## run 1
==> flow/design.v (excerpt) <==
module cpu_system(
    input          clk,
    input          reset,
    output         imem_read,
    output [5:0]   imem_addr,
    input  [127:0] imem_rdata,
    input          imem_busywait,
    output         dmem_read,
    output         dmem_write,
    output [5:0]   dmem_addr,
    output [31:0]  dmem_wdata,
    input  [31:0]  dmem_rdata,
    input          dmem_busywait,
    output         ret_valid,
    output [31:0]  ret_pc,
    output         ret_rf_we,
    output [2:0]   ret_rf_waddr,
    output [7:0]   ret_rf_wdata
);
Size in the first run: ~1200 flip-flops, ~260 I/O pins.
clock: 15.1 ns
lec_check: 0
cap_margin: 20
cell_pad_in_sites_global_placement: 1
core_margin: 2
core_utilization: 46
cts_cluster_size: 34
gpl_routability_driven: 0
gpl_timing_driven: 0
max_routing_layer: met4
min_routing_layer: met1
place_density: 0.61
slew_margin: 20
tns_end_percent: 30
run.sh (not shown) runs the stock make flow with config.mk's settings and CLKGATE_MAP_FILE=.
Run 1 ended with every stage complete and zero timing, DRC or antenna violations.
Input-level comparison between run 2 and run 1:
- CORE_UTILIZATION now 70, was 46
- TNS_END_PERCENT no longer set, was 30
- CTS_CLUSTER_SIZE now 20, was 34
- GPL_TIMING_DRIVEN no longer set, was 0
- CELL_PAD_IN_SITES_GLOBAL_PLACEMENT now 0, was 1
- MAX_ROUTING_LAYER no longer set, was met4
- the clock period (ns, I/O delays scaled along) now 8.09, was 15.1
## What came out
Row total clock buffers created by CTS: run 2 lower / run 1 higher
Run 2 vs. run 1: cell count -4.4%, number of gates given a new drive strength after cts increased 507, maximum single-stage delay on the critical path went down 50 ps.
NOTE via count run 1->run 2 increased by more than 10%
Layout checks on run 2: not met. Flow itself completed; violations: negative setup slack.
[compare] base=run 1 new=run 2: total wire length after detailed routing moved up.
What run 3 does differently from run 2 at the input level:
- CTS_CLUSTER_SIZE no longer set, was 20
- CELL_PAD_IN_SITES_GLOBAL_PLACEMENT no longer set, was 0
- PLACE_DENSITY no longer set, was 0.61
- MIN_ROUTING_LAYER no longer set, was met1
- CORE_UTILIZATION now 30, was 70
- GPL_ROUTABILITY_DRIVEN no longer set, was 0
- the clock period (ns, I/O delays scaled along) now 11.6, was 8.09
[summary]
- Both conditions hold for run 3: the flow ran to the end and the final layout passed the timing, DRC and antenna checks.
- Run 2: all stages done; final checks FAILED (negative setup slack).
- Depth of the worst register-to-register path sits lower in run 3 than in run 2.
- Compared with run 2, run 3 improves area of all placed cells without fillers.
Input changes introduced in run 4 (baseline for comparison: run 3):
- a change of CORE_UTILIZATION from 30 to 61
- a change of the clock period (ns, I/O delays scaled along) from 11.6 to 5.4
Results
- In run 4, the core occupancy in the finished layout came out 45 points above the value in run 3.
- Run 4 against run 3: proportion of cell area occupied by registers lower, share of the final layout cell area in multi-input gates increased by 0.36 points relative to the old numbers, area growth from synthesis to layout higher, routed wire length climbed 7.6%, via count picked up an extra 4355.
- From run 3 to run 4 the numbers moved as follows: overall die height down 30%; count of clock-buffer cells in the layout down 6.
- On via density per instance, the lower figure sits with run 3, not run 4.
- Run 4 had finished all stages when the layout checks came back failing, citing negative setup slack.

* * *

Starting RTL as in the previous note.
Settings: LEC_CHECK=0, CAP_MARGIN=5, CELL_PAD_IN_SITES_DETAIL_PLACEMENT=2, CELL_PAD_IN_SITES_GLOBAL_PLACEMENT=1, CORE_MARGIN=2, CORE_UTILIZATION=67, GPL_ROUTABILITY_DRIVEN=0, GPL_TIMING_DRIVEN=1, HOLD_SLACK_MARGIN=0.07, MIN_ROUTING_LAYER=met2, SLEW_MARGIN=20, TNS_END_PERCENT=50; clock period 9.51 ns.
The first run died in 3_5_place_dp with DPL-0033.
Change:
==> flow/config.mk (replaced) <==
export PLATFORM = sky130hd
export DESIGN_NAME = cpu_system
export DESIGN_NICKNAME = cpu_system
export VERILOG_FILES = /design/flow/design.v
export SDC_FILE = /design/flow/constraint.sdc
export NUM_CORES = 4
export LEC_CHECK = 0
export CAP_MARGIN = 20
export CORE_MARGIN = 2
export CORE_UTILIZATION = 66
export SLEW_MARGIN = 20
==> flow/constraint.sdc (replaced) <==
create_clock -name core_clock -period 4.8 [get_ports {clk}]
set_input_delay 0.9600 -clock core_clock [delete_from_list [all_inputs] [get_ports {clk}]]
set_output_delay 0.9600 -clock core_clock [all_outputs]
set_load 0.01 [all_outputs]
After rerunning: This time the run ran to the end with violations: setup timing. Die area goes up by 1.5%. Synthesized area does not change. Synthesized cell count stays the same.
Change:
--- a/flow/config.mk
+++ b/flow/config.mk
@@ -7,5 +7,8 @@
 export LEC_CHECK = 0
 export CAP_MARGIN = 20
+export CELL_PAD_IN_SITES_DETAIL_PLACEMENT = 1
 export CORE_MARGIN = 2
-export CORE_UTILIZATION = 66
+export CORE_UTILIZATION = 72
+export GPL_TIMING_DRIVEN = 0
 export SLEW_MARGIN = 20
+export TNS_END_PERCENT = 75
==> flow/constraint.sdc (replaced) <==
create_clock -name core_clock -period 9.0 [get_ports {clk}]
set_input_delay 1.8000 -clock core_clock [delete_from_list [all_inputs] [get_ports {clk}]]
set_output_delay 1.8000 -clock core_clock [all_outputs]
set_load 0.01 [all_outputs]
After rerunning: Now the flow failed in 3_5_place_dp. Synthesized area is unchanged. Die area fell by a little under a tenth. Synthesized cell count does not change.
Change:
--- a/flow/config.mk
+++ b/flow/config.mk
@@ -7,8 +7,9 @@
 export LEC_CHECK = 0
 export CAP_MARGIN = 20
-export CELL_PAD_IN_SITES_DETAIL_PLACEMENT = 1
 export CORE_MARGIN = 2
-export CORE_UTILIZATION = 72
-export GPL_TIMING_DRIVEN = 0
+export CORE_UTILIZATION = 66
+export CTS_CLUSTER_SIZE = 49
+export PLACE_DENSITY_LB_ADDON = 0.0
+export SETUP_SLACK_MARGIN = 1.59
 export SLEW_MARGIN = 20
-export TNS_END_PERCENT = 75
+export TNS_END_PERCENT = 10
==> flow/constraint.sdc (replaced) <==
create_clock -name core_clock -period 5.4 [get_ports {clk}]
set_input_delay 1.0800 -clock core_clock [delete_from_list [all_inputs] [get_ports {clk}]]
set_output_delay 1.0800 -clock core_clock [all_outputs]
set_load 0.01 [all_outputs]
The new run completed and failed the layout checks on setup timing.
Synthesized cell count does not change.
Die area went up by a little under a tenth.
Area after synthesis does not change.

* * *

amber:
Starting RTL as in the previous note.
export LEC_CHECK = 0
export CAP_MARGIN = 25
export CORE_ASPECT_RATIO = 1.63
export CORE_MARGIN = 10
export CORE_UTILIZATION = 34
export CTS_CLUSTER_SIZE = 41
export GPL_ROUTABILITY_DRIVEN = 0
export GPL_TIMING_DRIVEN = 0
export HOLD_SLACK_MARGIN = 0.24
export MIN_ROUTING_LAYER = met1
export PLACE_DENSITY_LB_ADDON = 0.23
export SLEW_MARGIN = 20
create_clock -name core_clock -period 12.9 [get_ports {clk}]
amber | stages: all done | timing, DRC, antenna: all pass
[inputs] raven vs amber
- CORE_MARGIN changed from 10 to 2
- PLACE_DENSITY_LB_ADDON removed (was 0.23)
- CELL_PAD_IN_SITES_GLOBAL_PLACEMENT newly set to 1
- CTS_CLUSTER_SIZE changed from 41 to 14
- CAP_MARGIN changed from 25 to 20
- GPL_TIMING_DRIVEN removed (was 0)
- HOLD_SLACK_MARGIN removed (was 0.24)
- CORE_ASPECT_RATIO removed (was 1.63)
- CORE_UTILIZATION changed from 34 to 59
- PLACE_DENSITY newly set to 0.61
- the clock period (ns, I/O delays scaled along) changed from 12.9 to 6.99
Findings:
Between raven and amber, it is raven whose total die area is lower, by 0.081 sq mm. raven: tapcell count 892 below amber. amber finished every step from synthesis to the final layout, and the layout passed the timing, DRC and antenna checks. The final report for raven shows a completed flow and a layout that fails verification, specifically capacitance limit, slew limit, setup timing.
Changes in quartz relative to raven:
- a deleted MIN_ROUTING_LAYER that had been met1
- a deleted CTS_CLUSTER_SIZE that had been 14
- a change of CORE_UTILIZATION from 59 to 60
- a deleted CELL_PAD_IN_SITES_GLOBAL_PLACEMENT that had been 1
- a deleted GPL_ROUTABILITY_DRIVEN that had been 0
- a deleted PLACE_DENSITY that had been 0.61
- a change of the clock period (ns, I/O delays scaled along) from 6.99 to 5.4
Results
Standard cell core area in quartz is about 1.7% below raven.
Between raven and quartz, via count of the first global-routing pass is lower for raven, quartz comes in above that.
[flow] quartz | stages: complete | final checks: fail | reason: setup timing
raven completed end to end; final checks failed (capacitance limit, slew limit, setup timing).
From raven to quartz the numbers moved as follows: met2 track demand over resource grew by 5.7 points, worst setup slack shrank by 1.19 ns.
Number of endpoints failing setup at the final stage in quartz is 13% higher than in raven
Compare raven and quartz | global routing met3 resource utilization higher: quartz
Any difference in final-layout worst hold slack between quartz and raven is small enough to ignore.

* * *

Starting RTL as in the previous note.
clock: 7.77 ns
lec_check: 0
cap_margin: 20
cell_pad_in_sites_global_placement: 0
core_margin: 2
core_utilization: 70
cts_cluster_diameter: 384
cts_cluster_size: 20
gpl_routability_driven: 0
max_routing_layer: met4
min_routing_layer: met1
place_density: 0.35
setup_slack_margin: 2.1
slew_margin: 20
tns_end_percent: 50
The first run finished but failed the layout checks on setup timing.
Then changed:
Settings changed: CELL_PAD_IN_SITES_GLOBAL_PLACEMENT 0 to unset, CORE_UTILIZATION 70 to 40, CTS_CLUSTER_DIAMETER 384 to unset, CTS_CLUSTER_SIZE 20 to unset, GPL_ROUTABILITY_DRIVEN 0 to unset, MAX_ROUTING_LAYER met4 to unset, MIN_ROUTING_LAYER met1 to unset, PLACE_DENSITY 0.35 to unset, SETUP_SLACK_MARGIN 2.1 to unset, TNS_END_PERCENT 50 to unset.
Clock period 7.77 ns to 9.72 ns, I/O delays scaled along.
Effect: This time the run went through all stages and came out clean. Wire length goes down by 20%. Design area goes down by 3.6%. Die size goes up by 74%. Non-clock buffer count goes down by 296. Worst setup slack improved by 2.2 ns. Utilization goes down by 40 points.
Then changed:
Settings changed: CORE_UTILIZATION 40 to 70, CTS_CLUSTER_SIZE set to 14.
Clock period 9.72 ns to 3.25 ns, I/O delays scaled along.
Outcome: Now the flow failed in global routing (5_1_grt) on GRT-0232. Synthesized cell count stays the same. Die area shrinks by 42%. Synthesized area is unchanged.
Then changed:
Settings changed: CORE_UTILIZATION 70 to 66, CTS_CLUSTER_SIZE 14 to 17, SETUP_SLACK_MARGIN set to 0.83.
Clock period 3.25 ns to 5.4 ns, I/O delays scaled along.
What happened: Now the flow completed and failed the layout checks on setup timing. Die size goes up by about 6%. Synthesized cell count stays the same. Synthesized area is unchanged.

* * *

cpu_system again, from the RTL that the note above started with.
make LEC_CHECK=0 CAP_MARGIN=40 CORE_MARGIN=2 CORE_UTILIZATION=66 CTS_CLUSTER_DIAMETER=352 CTS_CLUSTER_SIZE=17 HOLD_SLACK_MARGIN=0.27 PLACE_DENSITY_LB_ADDON=0.0 SETUP_SLACK_MARGIN=1.29 SLEW_MARGIN=20 TNS_END_PERCENT=10 finish   # period 5.4 ns
The starting point finished but failed the layout checks on setup timing.
Then changed:
==> flow/config.mk (replaced) <==
export PLATFORM = sky130hd
export DESIGN_NAME = cpu_system
export DESIGN_NICKNAME = cpu_system
export VERILOG_FILES = /design/flow/design.v
export SDC_FILE = /design/flow/constraint.sdc
export NUM_CORES = 4
export LEC_CHECK = 0
export CAP_MARGIN = 20
export CORE_MARGIN = 2
export CORE_UTILIZATION = 70
export CTS_CLUSTER_SIZE = 50
export HOLD_SLACK_MARGIN = 0.29
export PLACE_DENSITY_LB_ADDON = 0.0
export SETUP_SLACK_MARGIN = 1.42
export SLEW_MARGIN = 20
The new run ended with an error in global routing on GRT-0232.
Synthesized area stays the same.
Die size is lower by 5.6%.
Synthesized cell count is unchanged.
Then changed:
--- a/flow/config.mk
+++ b/flow/config.mk
@@ -8,8 +8,12 @@
 export CAP_MARGIN = 20
+export CELL_PAD_IN_SITES_GLOBAL_PLACEMENT = 1
+export CORE_ASPECT_RATIO = 1.58
 export CORE_MARGIN = 2
-export CORE_UTILIZATION = 70
-export CTS_CLUSTER_SIZE = 50
+export CORE_UTILIZATION = 61
+export CTS_CLUSTER_SIZE = 34
+export GPL_ROUTABILITY_DRIVEN = 0
 export HOLD_SLACK_MARGIN = 0.29
-export PLACE_DENSITY_LB_ADDON = 0.0
-export SETUP_SLACK_MARGIN = 1.42
+export MIN_ROUTING_LAYER = met1
+export PLACE_DENSITY_LB_ADDON = 0.01
+export SETUP_SLACK_MARGIN = 1.57
 export SLEW_MARGIN = 20
Effect: The changed run completed, yet does not pass: setup timing. Die area increases by about 15%. Synthesized area is unchanged. Synthesized cell count does not change.
Then changed:
==> flow/config.mk (replaced) <==
export PLATFORM = sky130hd
export DESIGN_NAME = cpu_system
export DESIGN_NICKNAME = cpu_system
export VERILOG_FILES = /design/flow/design.v
export SDC_FILE = /design/flow/constraint.sdc
export NUM_CORES = 4
export LEC_CHECK = 0
export CAP_MARGIN = 40
export CORE_MARGIN = 2
export CORE_UTILIZATION = 66
export CTS_CLUSTER_DIAMETER = 352
export CTS_CLUSTER_SIZE = 17
export SETUP_SLACK_MARGIN = 1.29
export SLEW_MARGIN = 20
The changed run finished but failed the layout checks on setup timing.
Setup slack is worse by 0.033 ns.
Routed wire length goes up by roughly a tenth.
Count of clock-buffer cells in the layout increases by 3.
First-iteration DRC count went up by well over a third.
Core utilization increases by 5.3 points.
Worst hold slack improved by 0.021 ns.
Cell area goes down slightly.
Die area fell by a little under a tenth.
Then changed:
==> flow/config.mk (replaced) <==
export PLATFORM = sky130hd
export DESIGN_NAME = cpu_system
export DESIGN_NICKNAME = cpu_system
export VERILOG_FILES = /design/flow/design.v
export SDC_FILE = /design/flow/constraint.sdc
export NUM_CORES = 4
export LEC_CHECK = 0
export CAP_MARGIN = 20
export CORE_MARGIN = 2
export CORE_UTILIZATION = 40
export SLEW_MARGIN = 20
==> flow/constraint.sdc (replaced) <==
create_clock -name core_clock -period 5.37 [get_ports {clk}]
set_input_delay 1.0740 -clock core_clock [delete_from_list [all_inputs] [get_ports {clk}]]
set_output_delay 1.0740 -clock core_clock [all_outputs]
set_load 0.01 [all_outputs]
Effect: The changed run ran to the end with violations: setup timing. Worst hold slack loses 0.021 ns. Non-clock buffer count grows by 72. Global-route usage falls by 19 points. Design area rose by 5.2%.

* * *

Starting RTL as in the previous note.
clock: 9.54 ns
lec_check: 0
abc_area: 1
cap_margin: 20
cell_pad_in_sites_global_placement: 0
core_margin: 2
core_utilization: 61
cts_cluster_diameter: 29
cts_cluster_size: 34
gpl_routability_driven: 1
hold_slack_margin: 0.29
min_routing_layer: met1
place_density: 0.64
setup_slack_margin: 2.85
slew_margin: 20
tns_end_percent: 5
The starting point went through all stages and came out clean.
Then changed:
==> flow/config.mk (replaced) <==
export PLATFORM = sky130hd
export DESIGN_NAME = cpu_system
export DESIGN_NICKNAME = cpu_system
export VERILOG_FILES = /design/flow/design.v
export SDC_FILE = /design/flow/constraint.sdc
export NUM_CORES = 4
export LEC_CHECK = 0
export CAP_MARGIN = 20
export CELL_PAD_IN_SITES_GLOBAL_PLACEMENT = 1
export CORE_MARGIN = 2
export CORE_UTILIZATION = 61
export CTS_CLUSTER_SIZE = 34
export GPL_ROUTABILITY_DRIVEN = 0
export MIN_ROUTING_LAYER = met1
export PLACE_DENSITY_LB_ADDON = 0.01
export SETUP_SLACK_MARGIN = 1.57
export SLEW_MARGIN = 20
==> flow/constraint.sdc (replaced) <==
create_clock -name core_clock -period 5.4 [get_ports {clk}]
set_input_delay 1.0800 -clock core_clock [delete_from_list [all_inputs] [get_ports {clk}]]
set_output_delay 1.0800 -clock core_clock [all_outputs]
set_load 0.01 [all_outputs]
Outcome:
- The new run reached the layout checks and failed them: setup timing
- global-route usage came out lower by 1.4 points
- wire length drops by 6.4%
- die area shrinks by 4.3%
- cell area fell by 3.5%
- setup slack is worse by 4.4 ns
- cell count drops by 22%
Then changed:
==> flow/config.mk (replaced) <==
export PLATFORM = sky130hd
export DESIGN_NAME = cpu_system
export DESIGN_NICKNAME = cpu_system
export VERILOG_FILES = /design/flow/design.v
export SDC_FILE = /design/flow/constraint.sdc
export NUM_CORES = 4
export LEC_CHECK = 0
export CAP_MARGIN = 20
export CORE_MARGIN = 2
export CORE_UTILIZATION = 70
export CTS_CLUSTER_SIZE = 49
export HOLD_SLACK_MARGIN = 0.3
export PLACE_DENSITY_LB_ADDON = 0.0
export SETUP_SLACK_MARGIN = 0.65
export SLEW_MARGIN = 20
The changed run never finished: it broke off in global routing; die area decreases by roughly a tenth; area after synthesis does not change; synthesized cell count does not change.
